maple:
## IExecute
module IExecute #(
   parameter N_BITS = 32,
   parameter N_BITS_REG = 5,
   parameter N_OPCODE = 6
)
(  input i_clk, i_reset,
   input  i_exec_mode,
   input  i_step,
   input [1:0] i_aluOP,  
   input i_aluSrc,
   input [N_BITS-1:0] i_datoLeido1,  
   input [N_BITS-1:0] i_datoLeido2,
   input [N_BITS-1:0] i_datoExtSigno,
   input [N_BITS-1:0] i_instruccion,  
   input [N_BITS_REG-1:0] i_rt_id,  
   input [N_BITS_REG-1:0] i_rd_id,  
   input [N_BITS_REG-1:0] i_rt_OR_rd,  
   input [N_BITS_REG-1:0] i_rd_EX_MEM,  
   input [N_BITS_REG-1:0] i_rd_MEM_WB,  
   input [N_BITS_REG-1:0] i_rs_id,      
   input [N_BITS-1:0] i_wbData,
   input [N_BITS-1:0] i_memData,
   input i_memToReg,
   input i_regWrite_EX_MEM,
   input i_regWrite_MEM_WB,
   input [1:0] i_branch,
   input i_memWrite,
   input [1:0]i_memRead,
   input i_regWrite,
   input i_halt,
   output reg [N_BITS-1:0] o_instruccion,
   output reg  o_ceroSignal,
   output reg  [N_BITS-1:0] o_aluResult,
   output reg [N_BITS-1:0] o_datoLeido2,
   output reg [N_BITS_REG-1:0] o_rd_data,  
   output reg [N_BITS_REG-1:0] o_rt_OR_rd,
   output reg o_memToReg,
   output reg [1:0] o_branch,
   output reg o_memWrite,
   output reg o_memRead,
   output reg o_regWrite,
   output reg o_halt
);
==> flow/config.mk <==
export PLATFORM = sky130hd
export DESIGN_NAME = IExecute
export DESIGN_NICKNAME = IExecute
export VERILOG_FILES = /design/flow/design.v
export SDC_FILE = /design/flow/constraint.sdc
export NUM_CORES = 4
export LEC_CHECK = 0
export CAP_MARGIN = 20
export CORE_MARGIN = 2
export CORE_UTILIZATION = 64
export CTS_CLUSTER_SIZE = 31
export SLEW_MARGIN = 20
==> flow/constraint.sdc <==
create_clock -name core_clock -period 9.3 [get_ports {i_clk}]
set_input_delay 1.8600 -clock core_clock [delete_from_list [all_inputs] [get_ports {i_clk}]]
set_output_delay 1.8600 -clock core_clock [all_outputs]
set_load 0.01 [all_outputs]
run.sh (not shown) runs the stock make flow with config.mk's settings and CLKGATE_MAP_FILE=.
For maple, the flow was terminated by a tool error in global routing and produced no final design.
Modified inputs, yarrow compared to maple
Settings: CORE_UTILIZATION changed from 64 to 40; CTS_CLUSTER_SIZE removed (was 31); the clock period (ns, I/O delays scaled along) changed from 9.3 to 10.8.
==> comparison <==
Of yarrow and maple, the run reporting the lower worst setup slack after placement was maple. Diff yarrow and maple: site row count lower in maple. yarrow ended with every stage complete and zero timing, DRC or antenna violations. HPWL after detailed placement in yarrow vs maple: up 25,000 um. Changes observed in yarrow relative to maple: sequential fraction of the synthesis area ~0 delta, number of placed instances, taps included +7.7%, clock sink total ~0 delta, fraction of synthesis flops using an asynchronous set or reset pin ~0 delta. The x dimension of the die in maple is 0.79 times that in yarrow.
--- input diff yarrow..juniper ---
Settings: swapping 40 for 72 in CORE_UTILIZATION; putting PLACE_DENSITY at 0.7 where nothing was set; putting CTS_CLUSTER_SIZE at 98 where nothing was set; putting CORE_ASPECT_RATIO at 1.44 where nothing was set; putting ABC_AREA at 0 where nothing was set; putting TNS_END_PERCENT at 40 where nothing was set; swapping 10.8 for 5.57 in the clock period (ns, I/O delays scaled along).
Notes after the runs:
- juniper failed in detailed placement with DPL-0038.
- Initial core utilization: juniper > yarrow
- juniper against yarrow; core outline area is down by more than a quarter.
- yarrow -> juniper: instance tally after logic synthesis delta 0, exact match
- Mapped cell area came out exactly the same in juniper and yarrow.
- Relative to yarrow, overall die height has gone down in juniper.
- Summary of juniper over yarrow: number of input and output port buffers inserted saw little to no change; die outline area moved down; die width now smaller.
